==> inputs of run a <==
==> flow/design.v (excerpt) <==
module shuzizhong(
    input wire clk1,         
    input wire reset,        
    input wire ah1,          
    input wire am1,          
    input wire alarm1,       
    input wire en,           
    input wire naozhong,     
    output wire [0:6] shi,       
    output wire [0:6] ge,        
    output wire [0:6] min_shi,   
    output wire [0:6] min_ge,    
    output wire [0:6] sec_shi,   
    output wire [0:6] sec_ge,    
    output wire daodian,     
    output wire audio        
);
    wire tick;               
    wire [7:0] bb, miao1, fen1, shi1, nao_fen, nao_shi, set1;
    wire cout10, cout_miao, cout_fen, ring;
    wire [7:0] y_shi, y_fen, y_miao;
    wire [9:0] out, fen, miao;
    fp10 a(.clk_in(clk1), .reset(reset), .tick(tick));
    reg ah_s, ah, am_s, am, alarm_s, alarm;
    always @(posedge clk1 or posedge reset) begin
        if (reset) begin
            ah_s <= 1; ah <= 1;
            am_s <= 1; am <= 1;
            alarm_s <= 0; alarm <= 0;
        end else if (tick) begin
            ah_s <= ah1; ah <= ah_s;
  ...
clock: 25.0 ns
lec_check: 0
abc_area: 1
cap_margin: 35
core_margin: 9
core_utilization: 40
gpl_routability_driven: 0
hold_slack_margin: 0.27
setup_slack_margin: 1.64
slew_margin: 5
tns_end_percent: 40
run.sh (not shown) runs the stock make flow with config.mk's settings and CLKGATE_MAP_FILE=.
==> run b (differences from run a) <==
CAP_MARGIN = 20   (was 35)
CORE_MARGIN = 2   (was 9)
CORE_UTILIZATION = 68   (was 40)
CTS_CLUSTER_DIAMETER = 201   (was unset)
GPL_ROUTABILITY_DRIVEN = unset   (was 0)
HOLD_SLACK_MARGIN = unset   (was 0.27)
SETUP_SLACK_MARGIN = unset   (was 1.64)
SLEW_MARGIN = 20   (was 5)
TNS_END_PERCENT = unset   (was 40)
==> flow/constraint.sdc (replaced) <==
create_clock -name core_clock -period 13.2 [get_ports {clk1}]
set_input_delay 2.6400 -clock core_clock [delete_from_list [all_inputs] [get_ports {clk1}]]
set_output_delay 2.6400 -clock core_clock [all_outputs]
set_load 0.01 [all_outputs]
==> run c (differences from run a) <==
CAP_MARGIN = 20   (was 35)
CORE_MARGIN = 2   (was 9)
CORE_UTILIZATION = 62   (was 40)
CTS_CLUSTER_SIZE = 95   (was unset)
GPL_ROUTABILITY_DRIVEN = unset   (was 0)
HOLD_SLACK_MARGIN = unset   (was 0.27)
SETUP_SLACK_MARGIN = unset   (was 1.64)
SLEW_MARGIN = 20   (was 5)
TNS_END_PERCENT = unset   (was 40)
==> flow/constraint.sdc (replaced) <==
create_clock -name core_clock -period 11.2 [get_ports {clk1}]
set_input_delay 2.2400 -clock core_clock [delete_from_list [all_inputs] [get_ports {clk1}]]
set_output_delay 2.2400 -clock core_clock [all_outputs]
set_load 0.01 [all_outputs]
==> qor summary <==
Result of the run: run b no timing/DRC/antenna violations; run a no timing/DRC/antenna violations; run c finished with violations
Layout check failures: run b -; run a -; run c negative setup slack
Share of the final layout cell area in sequential cells: run b 0.228; run a 0.229; run c 0.207
Non-clock buffer count: run b 87; run a 56; run c 192
Cell area after layout: run b 0.0172 mm²; run a 0.0171 mm²; run c 0.0189 mm²
Setup clock skew after layout: run b 0.00981 ns; run a 0.00708 ns; run c 0.0143 ns
Routed metal-1 wirelength: run b 16.9 mm; run a 18.3 mm; run c 17.8 mm
Total placed instance area: run b 0.0162 mm²; run a 0.0165 mm²; run c 0.0169 mm²
Detailed-router iteration count before antenna repair: run b 5; run a 8; run c 6
Endpoint type of the worst setup path: run b output pin; run a output pin; run c flip-flop
Critical path's most frequent cell: run b -; run a sky130_fd_sc_hd__inv_1; run c sky130_fd_sc_hd__nand2_2
Vias post-DR: run b 14,800; run a 14,200; run c 15,500
Clock transition at path regs: run b 0.06 ns; run a 0.06 ns; run c 0.07 ns
Final setup viols: run b 0; run a 0; run c 10
Vias in the first global route: run b 13,900; run a 13,100; run c 14,400

* * *

==> job 512: inputs <==
==> flow/design.v <==
module fp10 #(
    parameter HALF = 100          
)(
    input  wire clk_in,
    input  wire reset,
    output wire tick
);
    reg [22:0] counter;
    reg clk_out;
    always @(posedge clk_in or posedge reset) begin
        if (reset) begin
            counter <= 0;
            clk_out <= 0;
        end
        else if (counter == HALF - 1) begin
            counter <= 0;
            clk_out <= ~clk_out;
        end
        else begin
            counter <= counter + 1;
        end
    end
    assign tick = (counter == HALF - 1) && ~clk_out;
endmodule
module miao10(clk, reset, tick, cout, qout);
input clk, reset, tick;
output cout;
output reg [7:0] qout;
always@(posedge clk or posedge reset) begin
   if (reset)
      qout <= 0;
   else if (tick) begin
      if(qout == 4)
         qout <= 0;
      else
         qout <= qout + 1;
   end
end
assign cout = (qout == 4) ? 1 : 0;
endmodule
module miao(qout,reset,clk,tick,cin,secin1,cout);
input clk,reset,tick,cin;
input [7:0] secin1;
output reg[7:0] qout;
output cout;
always@(posedge clk or posedge reset)
begin
	if(reset) qout<=0;
	else if(tick && cin)
	begin
   if(qout==59) begin qout<=0;end
	        else qout<=qout+1;end
end
assign cout=((qout==59)&&(secin1==4))?1:0;
endmodule
module fen(qout,am,am_fall,reset,clk,tick,cin,cout,nout,secin,secin1,naozhong);
input clk,reset,tick,am,am_fall,cin,naozhong;
input [7:0] secin;
input [7:0] secin1;
output reg[7:0] qout;
output reg[7:0] nout;
output   cout;
always@(posedge clk or posedge reset)
begin
	if(reset) qout<=0;
	else if(tick&&(~naozhong)&&(~am||cin))
	begin
   if(qout==59) begin qout<=0;end
	        else qout<=qout+1;end
end
always@(posedge clk or posedge reset)
begin
	if(reset) nout<=0;
	else if(am_fall&&naozhong)
	begin
	if(nout==59) begin nout<=0;end
		     else nout<=nout+1;end
end
assign cout=((qout==59)&&(secin==59)&&(secin1==4))?1:0;
endmodule
module shi(qout,ah,ah_fall,reset,clk,tick,cin,naozhong,nout);
input clk,reset,tick,ah,ah_fall,cin,naozhong;
output reg[7:0] qout;
output reg[7:0] nout;
always@(posedge clk or posedge reset)
begin
	if(reset) qout<=0;
	else if(tick&&(~naozhong)&&(~ah||cin))
	begin
   if(qout==23) qout<=0;
	        else qout<=qout+1;end
end
always@(posedge clk or posedge reset)
begin
	if(reset) nout<=0;
	else if(ah_fall&&naozhong)
	begin
	if(nout==23) begin nout<=0;end
		     else nout<=nout+1;end
end
endmodule
module alarm(en,clk,tick,reset,cin,set,shi,daodian,min,miao);
input [7:0] shi;
input [7:0] min;
input [7:0] miao;
input reset,cin,clk,tick,en;
output reg[7:0] set;
output daodian;
always@(posedge clk or posedge reset)
begin
	if(reset) set<=0;
	else if(tick)
	begin
		if(set==23)
		set<=0;
		else if(~cin)
		set<=set+1;
	end
end
assign daodian=(en&&(min==8'b0)&&(miao < 10))?1:0;
endmodule
module naozhong(
    input wire [7:0] shi_nao,
    input wire [7:0] shi_date,
    input wire [7:0] fen_nao,
    input wire [7:0] fen_date,
    input wire switch, clk, reset, tick,
    input wire switch_rise,
    output reg audio
);
    reg en_reg;
    reg alarm_enabled;
    always @(posedge clk or posedge reset)
    begin
        if (reset)
            en_reg <= 0;
        else if (tick)
        begin
            if (switch)
            begin
                en_reg <= 1;
            end
            else
                en_reg <= 0;
        end
    end
    always @(posedge clk or posedge reset)
    begin
        if (reset)
            alarm_enabled <= 1;
        else if (switch_rise)
            alarm_enabled <= !alarm_enabled;
    end
    always @(posedge clk or posedge reset)
    begin
        if (reset)
            audio <= 0;
        else if (tick)
        begin
            if (alarm_enabled && en_reg && (shi_nao == shi_date)&&(fen_nao == fen_date))
                audio <= 1;
            else
                audio <= 0;
        end
    end
endmodule
module audio(
    input wire clk,            
    input wire reset,          
    input wire en,             
    output wire pwm_out        
);
    parameter C4 = 261;
    parameter D4 = 293;
    parameter E4 = 329;
    parameter F4 = 349;
    parameter G4 = 392;
    parameter A4 = 440;
    parameter B4 = 493;
    parameter E_DI = 82;
    parameter FS = 93;
    parameter CLK_FREQ = 50000;
    parameter LONG  = 2000;
    parameter SHORT = 1000;
    reg [31:0] counter;
    reg [31:0] pwm_duty_cycle;   
    reg [31:0] note_freq;
    reg [31:0] note_duration_counter;
    reg [3:0] note_index;   
    function [31:0] note_table;
        input [3:0] idx;
        case (idx)
            4'd0:  note_table = D4;
            4'd1:  note_table = G4;
            4'd2:  note_table = B4;
            4'd3:  note_table = G4;
            4'd4:  note_table = A4;
            4'd5:  note_table = D4;
            4'd6:  note_table = E4;
            4'd7:  note_table = B4;
            4'd8:  note_table = G4;
            4'd9:  note_table = E_DI;
            4'd10: note_table = D4;
            4'd11: note_table = B4;
            4'd12: note_table = G4;
            4'd13: note_table = E_DI;
            4'd14: note_table = B4;
            4'd15: note_table = FS;
            default: note_table = B4;
        endcase
    endfunction
    function [31:0] duration_table;
        input [3:0] idx;
        case (idx)
            4'd5, 4'd6: duration_table = SHORT;
            default:    duration_table = LONG;
        endcase
    endfunction
    always @(posedge clk or posedge reset) begin
        if (reset) begin
            counter <= 0;
            pwm_duty_cycle <= 0;
        end else if (en) begin
            if (counter >= CLK_FREQ / note_freq) begin
                counter <= 0;
                pwm_duty_cycle <= ~pwm_duty_cycle;
            end else begin
                counter <= counter + 1;
            end
        end
    end
    always @(posedge clk or posedge reset) begin
        if (reset) begin
            note_index <= 0;
            note_freq <= note_table(4'd0);
            note_duration_counter <= 0;
        end else if (en) begin
            if (note_duration_counter >= duration_table(note_index)) begin
                note_duration_counter <= 0;
                note_index <= (note_index + 1) % 8;   
                note_freq <= note_table(note_index);
            end else begin
                note_duration_counter <= note_duration_counter + 1;
            end
        end
    end
    assign pwm_out = pwm_duty_cycle;
endmodule
module bcd(
	input	[7:0]	bin_in,
	output	[9:0]	bcd_out
    );
reg [3:0] ones;
reg [3:0] tens;
reg [1:0] hundreds;
integer i;
always @(*) begin
	ones 		= 4'd0;
	tens 		= 4'd0;
	hundreds 	= 2'd0;
	for(i = 7; i >= 0; i = i - 1) begin
		if (ones >= 4'd5) 		ones = ones + 4'd3;
		if (tens >= 4'd5) 		tens = tens + 4'd3;
		if (hundreds >= 4'd5)	hundreds = hundreds + 4'd3;
		hundreds = {hundreds[0],tens[3]};
		tens	 = {tens[2:0],ones[3]};
		ones	 = {ones[2:0],bin_in[i]};
	end
end	
assign bcd_out = {hundreds, tens, ones};
endmodule
module display(qin,sig);
input[3:0] qin;
output reg [0:6]sig;
always@(qin)
begin case(qin)
4'd0:sig=7'b0000001;
4'd1:sig=7'b1001111;
4'd2:sig=7'b0010010;
4'd3:sig=7'b0000110;
4'd4:sig=7'b1001100;
4'd5:sig=7'b0100100;
4'd6:sig=7'b0100000;
4'd7:sig=7'b0001111;
4'd8:sig=7'b0000000;
4'd9:sig=7'b0000100;
default:sig=7'b0000001;
endcase
end 
endmodule 
module mux2to1 (
   input wire [7:0] a,    
	input wire [7:0] b, 	 
   input wire sel,  
   output wire [7:0] y   
);
    assign y = (sel) ? a : b;
endmodule
module shuzizhong(
    input wire clk1,         
    input wire reset,        
    input wire ah1,          
    input wire am1,          
    input wire alarm1,       
    input wire en,           
    input wire naozhong,     
    output wire [0:6] shi,       
    output wire [0:6] ge,        
    output wire [0:6] min_shi,   
    output wire [0:6] min_ge,    
    output wire [0:6] sec_shi,   
    output wire [0:6] sec_ge,    
    output wire daodian,     
    output wire audio        
);
    wire tick;               
    wire [7:0] bb, miao1, fen1, shi1, nao_fen, nao_shi, set1;
    wire cout10, cout_miao, cout_fen, ring;
    wire [7:0] y_shi, y_fen, y_miao;
    wire [9:0] out, fen, miao;
    fp10 a(.clk_in(clk1), .reset(reset), .tick(tick));
    reg ah_s, ah, am_s, am, alarm_s, alarm;
    always @(posedge clk1 or posedge reset) begin
        if (reset) begin
            ah_s <= 1; ah <= 1;
            am_s <= 1; am <= 1;
            alarm_s <= 0; alarm <= 0;
        end else if (tick) begin
            ah_s <= ah1; ah <= ah_s;
            am_s <= am1; am <= am_s;
            alarm_s <= alarm1; alarm <= alarm_s;
        end
    end
    wire ah_fall = tick && ah && ~ah_s;
    wire am_fall = tick && am && ~am_s;
    wire alarm_rise = tick && ~alarm && alarm_s;
    miao10 inst16(.clk(clk1), .reset(reset), .tick(tick), .cout(cout10), .qout(bb));
    miao inst20(.qout(miao1), .reset(reset), .clk(clk1), .tick(tick), .cin(cout10),
                .secin1(bb), .cout(cout_miao));
    fen inst24(.qout(fen1), .am(am), .am_fall(am_fall), .reset(reset), .clk(clk1), .tick(tick),
               .cin(cout_miao), .cout(cout_fen), .nout(nao_fen), .secin(miao1), .secin1(bb),
               .naozhong(naozhong));
    shi inst19(.qout(shi1), .ah(ah), .ah_fall(ah_fall), .reset(reset), .clk(clk1), .tick(tick),
               .cin(cout_fen), .naozhong(naozhong), .nout(nao_shi));
    alarm inst3(.en(en), .clk(clk1), .tick(tick), .reset(reset), .cin(alarm), .set(set1),
                .shi(shi1), .daodian(daodian), .min(fen1), .miao(miao1));
    naozhong inst6(.shi_nao(nao_shi), .shi_date(shi1), .fen_nao(nao_fen), .fen_date(fen1),
                   .switch(alarm), .clk(clk1), .reset(reset), .tick(tick),
                   .switch_rise(alarm_rise), .audio(ring));
    audio inst5(.clk(clk1), .reset(reset), .en(ring), .pwm_out(audio));
    mux2to1 nn(.a(nao_shi), .b(shi1), .sel(naozhong), .y(y_shi));
    mux2to1 mm(.a(nao_fen), .b(fen1), .sel(naozhong), .y(y_fen));
    mux2to1 jj(.a(8'd0), .b(miao1), .sel(naozhong), .y(y_miao));
    bcd inst4(.bin_in(y_shi), .bcd_out(out));
    bcd inst(.bin_in(y_fen), .bcd_out(fen));
    bcd inst9(.bin_in(y_miao), .bcd_out(miao));
    display inst1(.qin(out[7:4]), .sig(shi));
    display inst2(.qin(out[3:0]), .sig(ge));
    display inst10(.qin(fen[7:4]), .sig(min_shi));
    display inst11(.qin(fen[3:0]), .sig(min_ge));
    display inst12(.qin(miao[7:4]), .sig(sec_shi));
    display inst13(.qin(miao[3:0]), .sig(sec_ge));
endmodule
==> flow/run.sh <==
#!/bin/bash
# the make line also repeats each setting of config.mk as NAME=value (left out here)
make -C /OpenROAD-flow-scripts/flow DESIGN_CONFIG=/design/flow/config.mk WORK_HOME=/design/flow/orfs CLKGATE_MAP_FILE= finish
==> flow/config.mk <==
export PLATFORM = sky130hd
export DESIGN_NAME = shuzizhong
export DESIGN_NICKNAME = shuzizhong
export VERILOG_FILES = /design/flow/design.v
export SDC_FILE = /design/flow/constraint.sdc
export NUM_CORES = 4
export LEC_CHECK = 0
export ABC_AREA = 1
export CAP_MARGIN = 20
export CORE_MARGIN = 2
export CORE_UTILIZATION = 25
export CTS_CLUSTER_DIAMETER = 389
export CTS_CLUSTER_SIZE = 100
export HOLD_SLACK_MARGIN = -0.08
export PLACE_DENSITY = 0.8
export SLEW_MARGIN = 20
==> flow/constraint.sdc <==
create_clock -name core_clock -period 25.0 [get_ports {clk1}]
set_input_delay 5.0000 -clock core_clock [delete_from_list [all_inputs] [get_ports {clk1}]]
set_output_delay 5.0000 -clock core_clock [all_outputs]
set_load 0.01 [all_outputs]
==> inputs of job 2435, as changes to job 512 <==
==> flow/config.mk (replaced) <==
export PLATFORM = sky130hd
export DESIGN_NAME = shuzizhong
export DESIGN_NICKNAME = shuzizhong
export VERILOG_FILES = /design/flow/design.v
export SDC_FILE = /design/flow/constraint.sdc
export NUM_CORES = 4
export LEC_CHECK = 0
export CAP_MARGIN = 10
export CELL_PAD_IN_SITES_DETAIL_PLACEMENT = 1
export CELL_PAD_IN_SITES_GLOBAL_PLACEMENT = 2
export CORE_ASPECT_RATIO = 0.52
export CORE_MARGIN = 2
export CORE_UTILIZATION = 17
export GPL_TIMING_DRIVEN = 1
export MIN_ROUTING_LAYER = met2
export SLEW_MARGIN = 20
==> inputs of job 4410, as changes to job 512 <==
==> flow/config.mk (replaced) <==
export PLATFORM = sky130hd
export DESIGN_NAME = shuzizhong
export DESIGN_NICKNAME = shuzizhong
export VERILOG_FILES = /design/flow/design.v
export SDC_FILE = /design/flow/constraint.sdc
export NUM_CORES = 4
export LEC_CHECK = 0
export ABC_AREA = 1
export CAP_MARGIN = 35
export CELL_PAD_IN_SITES_DETAIL_PLACEMENT = 1
export CORE_MARGIN = 9
export CORE_UTILIZATION = 40
export CTS_CLUSTER_SIZE = 18
export GPL_ROUTABILITY_DRIVEN = 0
export HOLD_SLACK_MARGIN = 0.12
export MIN_ROUTING_LAYER = met1
export SETUP_SLACK_MARGIN = 1.64
export SLEW_MARGIN = 5
export TNS_END_PERCENT = 40
==> inputs of job 2197, as changes to job 512 <==
==> flow/config.mk (replaced) <==
export PLATFORM = sky130hd
export DESIGN_NAME = shuzizhong
export DESIGN_NICKNAME = shuzizhong
export VERILOG_FILES = /design/flow/design.v
export SDC_FILE = /design/flow/constraint.sdc
export NUM_CORES = 4
export LEC_CHECK = 0
export CAP_MARGIN = 20
export CORE_MARGIN = 2
export CORE_UTILIZATION = 40
export SLEW_MARGIN = 20
==> comparison table <==
quantity                                                                             job 2435                         job 512                        job 4410                             job 2197
Run status                                                   no timing/DRC/antenna violations  no timing/DRC/antenna violations  no timing/DRC/antenna violations     no timing/DRC/antenna violations
Fraction of power consumed by sequential logic                                          46.4%                           32.8%                           32.7%                                48.8%
Crit path to                                              inst5.pwm_duty_cycle[0]$_DFFE_PP0P_                          shi[4]                      sec_shi[4]  inst5.pwm_duty_cycle[0]$_DFFE_PP0P_
Cell count after placement                                                              3,015                           3,117                           2,847                                2,320
Required time of the critical path                                                   25.30 ns                        20.00 ns                        20.00 ns                             25.27 ns
Area of the die                                                                 0.09034 sq mm                   0.06356 sq mm                   0.04586 sq mm                        0.03889 sq mm
Startpoint of the lowest-slack register-to-register path       inst5.note_freq[3]$_DFFE_PP0P_  inst5.note_freq[0]$_DFFE_PP1P_  inst5.note_freq[0]$_DFFE_PP1P_       inst5.note_freq[3]$_DFFE_PP0P_
Fraction of the mapped netlist area in adder cells                                     12.27%                          11.84%                          11.84%                               12.27%
Number of clock buffers in the layout                                                      20                              17                              20                                   19
Vias in the first global route                                                         22,470                          13,310                          16,030                               12,790
Startpoint type of the worst setup path                                                  flop                      input port                      input port                                 flop
Share of total power consumed by net switching                                         24.12%                          31.16%                          32.47%                               24.00%
Power density over the cells                                                    31.32 mW/mm^2                   44.72 mW/mm^2                   45.83 mW/mm^2                        31.58 mW/mm^2
Syn Nets                                                                                1,999                           2,458                           2,458                                1,999
End of the worst register-to-register path                inst5.pwm_duty_cycle[0]$_DFFE_PP0P_    inst5.counter[7]$_DFFE_PP0P_    inst5.counter[7]$_DFFE_PP0P_  inst5.pwm_duty_cycle[0]$_DFFE_PP0P_
Overall track demand over capacity in global routing                                   18.00%                          10.77%                          18.85%                               18.54%
Multi-input gates                                                                       1,548                           1,656                           1,656                                1,548
Worst-path cell with the longest stage delay                                          o31ai_1                 clkdlybuf4s50_1                 clkdlybuf4s50_1                              o21ai_0
Synth Area in Simple Gates                                                             23.85%                          33.32%                          33.32%                               23.85%
Combinational Power                                                                 0.0202 mW                        0.232 mW                        0.246 mW                            0.0193 mW
Chip area estimate from yosys synthesis                                         0.01493 sq mm                   0.01539 sq mm                   0.01539 sq mm                        0.01493 sq mm
Biggest fanout along the worst timing path                                                 28                              40                              40                                   28
Hold WS                                                                             0.4762 ns                       0.4485 ns                       0.4814 ns                            0.4723 ns
Hold path endpoint                                                    a.counter[22]$_DFF_PP0_      inst16.qout[2]$_DFFE_PP0P_   inst5.counter[19]$_DFFE_PP0P_                       ah$_DFFE_PP1P_
Largest type area fraction                                                             24.81%                          24.06%                          24.06%                               24.81%
AO/OA Area Share                                                                       20.05%                          11.48%                          11.48%                               20.05%
Power and IR drop assume default switching activity.
